## run 1
## pcie_pio_ctrl
module pcie_pio_ctrl (
  input          clk,
  input          reset,
  input          tvalid,
  input  [63:0]  tdata,
  output         tready,
  input  [7:0]   tstrb,
  input  [21:0]  tuser,
  input          tlast,
  output [7:0]   cfg_addr,
  output [31:0]  cfg_wr_data,
  output         cfg_rd_cmd,
  output         cfg_wr_cmd,
  input  [31:0]  cfg_rd_data,
  input          cfg_valid,
  output         fifo0_wr_cmd,
  output [131:0] fifo0_wr_data,
  input          fifo0_empty_flag,
  input          fifo0_full_flag,
  input          fifo0_prog_full_flag,
  input          fifo1_full_flag,
  input          fifo1_empty_flag,
  output         fifo1_rd_cmd,
  input  [131:0] fifo1_rd_data,
  input  [7:0]   cfg_bus_number,
  input  [4:0]   cfg_device_number,
  input  [2:0]   cfg_function_number,
  input          lnk_up,
  input          cfg_to_turnoff,
  output         cfg_to_turnoff_ok,
  output         tx_tvalid,
  output [63:0]  tx_tdata,
  input          tx_tready,
  output [7:0]   tx_tstrb,
  output         tx_tlast
);
  wire [7:0]  a4lm_addr;
  ...
Size: about 1400 flip-flops, roughly 60000 um^2 of cells after synthesis.
Settings: LEC_CHECK=0, ABC_AREA=0, CAP_MARGIN=30, CELL_PAD_IN_SITES_DETAIL_PLACEMENT=2, CORE_ASPECT_RATIO=1.67, CORE_MARGIN=9, CORE_UTILIZATION=36, GPL_TIMING_DRIVEN=1, HOLD_SLACK_MARGIN=-0.08, PLACE_DENSITY_LB_ADDON=0.02, SLEW_MARGIN=20, TNS_END_PERCENT=90; clock period 5.67 ns.
run.sh (not shown) runs the stock make flow with config.mk's settings and CLKGATE_MAP_FILE=.
Inputs modified between run 1 and run 2:
Settings: an added CTS_CLUSTER_DIAMETER of 66; a change of CELL_PAD_IN_SITES_DETAIL_PLACEMENT from 2 to 0; a change of CORE_MARGIN from 9 to 2; a change of CORE_UTILIZATION from 36 to 72; an added SETUP_SLACK_MARGIN of 0.69; a deleted HOLD_SLACK_MARGIN that had been -0.08; a change of CAP_MARGIN from 30 to 20; a change of the clock period (ns, I/O delays scaled along) from 5.67 to 2.87.
Run 2 completed; timing, DRC and antenna clean
Compared to run 1, run 2 has clock buffer count about 18% lower.
Changes observed in run 2 relative to run 1: total power divided by cell area climbed 81%; fraction of the core area occupied by cells at floorplan climbed 36 points; global-route usage climbed 22 points.
[compare] base=run 1 new=run 2: met3 demand-to-capacity share in global routing has increased; final wirelength down 3.9%; met2 usage in global routing rose by 31 points.
Across both runs, met2 wirelength from detailed routing was lower for run 2 than for run 1.
Here is what was changed in the inputs of run 3 compared with run 2.
Settings: a change of PLACE_DENSITY_LB_ADDON from 0.02 to 0.0; a change of SETUP_SLACK_MARGIN from 0.69 to 2.21; a deleted CTS_CLUSTER_DIAMETER that had been 66; a change of the clock period (ns, I/O delays scaled along) from 2.87 to 7.44.
[summary]
- Run 3: done, clean on timing, DRC and antenna
- Run 3 against run 2: stage delay of the slowest cell on the critical path fell 70 ps; number of antenna violations at the first check in global routing decreased 7; hold slack shows an increase of 370 ps; post-CTS repair timing setup buffer count now sits lower; worst setup slack went up.
- As far as starting utilization of the core area goes, run 2 and run 3 are indistinguishable; the numbers are identical.
- Summary of run 3 over run 2: post-route cell area down 5200 um^2; total inserted antenna cells saw a decrease.
> inputs changed (run 3 -> run 4)
Settings: clearing CELL_PAD_IN_SITES_DETAIL_PLACEMENT, which used to be 0; swapping 72 for 58 in CORE_UTILIZATION; clearing SETUP_SLACK_MARGIN, which used to be 2.21; clearing CORE_ASPECT_RATIO, which used to be 1.67; clearing GPL_TIMING_DRIVEN, which used to be 1; clearing PLACE_DENSITY_LB_ADDON, which used to be 0.0; clearing ABC_AREA, which used to be 0; clearing TNS_END_PERCENT, which used to be 90; swapping 7.44 for 2.95 in the clock period (ns, I/O delays scaled along).
--- outcome ---
Run 4: no failed stages, no open violations at the end
Delta (run 4 minus run 3): routed via count fell by about 3.5%; combinational share of power shows no meaningful change.
Compared run 4 against run 3; switching share of total power within noise.
Worst hold slack: run 4 < run 3
In the final design statistics, run 4 uses more standard cells in total than run 3.
As of run 4, switching power had risen by more than 100% compared to run 3.
Input-level comparison between run 5 and run 4:
Settings: CORE_UTILIZATION now 40, was 58; the clock period (ns, I/O delays scaled along) now 5.05, was 2.95.
Findings:
Reported for run 4 and run 5, fraction of the mapped netlist area in simple logic gates turned out identical to the last digit. Diff run 4 -> run 5: cell depth of the worst setup path picked up an extra 3, area fraction of clock buffers and clock inverters shows no meaningful change, number of vias after detailed routing now smaller.


Setup of build 62:
pcie_pio_ctrl again, from the RTL that the note above started with.
export LEC_CHECK = 0
export ABC_AREA = 0
export CAP_MARGIN = 0
export CELL_PAD_IN_SITES_DETAIL_PLACEMENT = 0
export CORE_ASPECT_RATIO = 1.67
export CORE_MARGIN = 2
export CORE_UTILIZATION = 72
export CTS_CLUSTER_SIZE = 52
export GPL_TIMING_DRIVEN = 1
export HOLD_SLACK_MARGIN = 0.3
export PLACE_DENSITY_LB_ADDON = 0.0
export SETUP_SLACK_MARGIN = 2.21
export SLEW_MARGIN = 20
export TNS_END_PERCENT = 90
create_clock -name core_clock -period 7.44 [get_ports {clk}]
diff inputs: build 62 => build 37
==> flow/config.mk <==
export PLATFORM = sky130hd
export DESIGN_NAME = pcie_pio_ctrl
export DESIGN_NICKNAME = pcie_pio_ctrl
export VERILOG_FILES = /design/flow/design.v
export SDC_FILE = /design/flow/constraint.sdc
export NUM_CORES = 4
export LEC_CHECK = 0
export CAP_MARGIN = 20
export CORE_MARGIN = 2
export CORE_UTILIZATION = 72
export SETUP_SLACK_MARGIN = -0.16
export SLEW_MARGIN = 20
==> flow/constraint.sdc <==
create_clock -name core_clock -period 3.06 [get_ports {clk}]
set_input_delay 0.6120 -clock core_clock [delete_from_list [all_inputs] [get_ports {clk}]]
set_output_delay 0.6120 -clock core_clock [all_outputs]
set_load 0.01 [all_outputs]
The cell with the biggest individual delay on the critical path comes out sky130_fd_sc_hd__or4_4 in one run and sky130_fd_sc_hd__o21ai_2 in the other, namely in build 37 and build 62 respectively. In the tables for build 37 and build 62, power reads higher with build 37. When the final numbers for build 37 and build 62 were put side by side, the utilization after layout turned out to be smaller in build 62. Higher met1 track demand over resource goes to build 37 over build 62. Build 37 -> build 62: routed wire length flat.
diff inputs: build 37 => build 94
-- flow/config.mk --
<<< build 37, line 8
export CAP_MARGIN = 20
export CORE_MARGIN = 2
export CORE_UTILIZATION = 72
export SETUP_SLACK_MARGIN = -0.16
export SLEW_MARGIN = 20
>>> build 94, line 8
export CAP_MARGIN = 20
export CORE_MARGIN = 2
export CORE_UTILIZATION = 59
export SLEW_MARGIN = 20
==> flow/constraint.sdc <==
create_clock -name core_clock -period 4.52 [get_ports {clk}]
set_input_delay 0.9040 -clock core_clock [delete_from_list [all_inputs] [get_ports {clk}]]
set_output_delay 0.9040 -clock core_clock [all_outputs]
set_load 0.01 [all_outputs]
## What came out
Length of routed wiring on met1: build 94 and build 37 compared, higher one is build 94. Changes observed in build 94 relative to build 37: clock network power share rose by 0.6 points, detailed-placement wirelength estimate rose by about 3.7%.
The inputs of build 80 differ from those of build 94 as listed below.
-- flow/config.mk --
<<< build 94, line 6
export NUM_CORES = 4
export LEC_CHECK = 0
export CAP_MARGIN = 20
export CORE_MARGIN = 2
export CORE_UTILIZATION = 59
export SLEW_MARGIN = 20
>>> build 80, line 6
export NUM_CORES = 4
export LEC_CHECK = 0
export ABC_AREA = 1
export CAP_MARGIN = 20
export CORE_MARGIN = 2
export CORE_UTILIZATION = 70
export SLEW_MARGIN = 20
==> flow/constraint.sdc <==
create_clock -name core_clock -period 13.2 [get_ports {clk}]
set_input_delay 2.6400 -clock core_clock [delete_from_list [all_inputs] [get_ports {clk}]]
set_output_delay 2.6400 -clock core_clock [all_outputs]
set_load 0.01 [all_outputs]
[summary]
Build 80 vs. build 94: die size decreased about 13%; clock-pin slew of the registers on the worst-case setup and hold paths level.
In the reports for build 80 and build 94, the smaller synthesized cell count belongs to build 94.
[compare] base=build 94 new=build 80: clock power shrank by about 70%, routed wire length went up about 9%, flop-to-flop setup slack picked up an extra 7310 ps, post-synthesis area per instance down about 26%, final area went up.
Compared to build 94, build 80 leaves less free space in the core.
On build 80: site row count is 8 lower than what build 94 gave.
Modified inputs, build 55 compared to build 80
-- flow/config.mk --
<<< build 80, line 9
export CAP_MARGIN = 20
export CORE_MARGIN = 2
export CORE_UTILIZATION = 70
export SLEW_MARGIN = 20
>>> build 55, line 9
export CAP_MARGIN = 20
export CORE_MARGIN = 2
export CORE_UTILIZATION = 69
export SETUP_SLACK_MARGIN = 0.8
export SLEW_MARGIN = 20
==> flow/constraint.sdc <==
create_clock -name core_clock -period 3.07 [get_ports {clk}]
set_input_delay 0.6140 -clock core_clock [delete_from_list [all_inputs] [get_ports {clk}]]
set_output_delay 0.6140 -clock core_clock [all_outputs]
set_load 0.01 [all_outputs]
Results
- After detailed routing, build 80 needs less wire than build 55.
- Diff build 80 -> build 55: wire length of the first global-routing pass now larger; peak fanout along the critical path shows a reduction of 40.
- Build 55 gives more post-detailed-placement cell area than build 80 did.
- When build 55 is set beside build 80, its total power turns out to be about 330% larger.
- Going from build 80 to build 55, area growth from synthesis to final layout grows by 2.4 points.
- Comparing build 80 and build 55, required time at the endpoint of the critical path is lower on build 55.
- Compared with build 80, met1 wire length in build 55 increased slightly.
- Re part of the power in combinational logic: build 80 and build 55 aren't equal, and the higher value belongs to build 55.
Changes in build 19 relative to build 55:
-- flow/config.mk --
<<< build 55, line 9
export CAP_MARGIN = 20
export CORE_MARGIN = 2
export CORE_UTILIZATION = 69
export SETUP_SLACK_MARGIN = 0.8
export SLEW_MARGIN = 20
>>> build 19, line 9
export CAP_MARGIN = 20
export CORE_MARGIN = 2
export CORE_UTILIZATION = 68
export SLEW_MARGIN = 20
==> flow/constraint.sdc <==
create_clock -name core_clock -period 13.8 [get_ports {clk}]
set_input_delay 2.7600 -clock core_clock [delete_from_list [all_inputs] [get_ports {clk}]]
set_output_delay 2.7600 -clock core_clock [all_outputs]
set_load 0.01 [all_outputs]
==> results <==
Cells: build 19 has fewer instances than build 55
Taking build 55 as the reference, in build 19 die area went up by about 1.5%; fraction of area in clock buffers and inverters shows no meaningful change; design area lower.
Taking build 55 as the reference, in build 19 final worst-path setup slack saw an increase; wire length decreased by about 2.2% relative to the old numbers; tally of clock buffers in the finished layout rose by 6.2%; fraction of area in registers now sits higher; synthesized cell count barely changed.
Higher worst-case reg-to-reg path depth among build 55 and build 19: build 19
Power figures rest on the tool's default switching activity, not on a simulated workload.
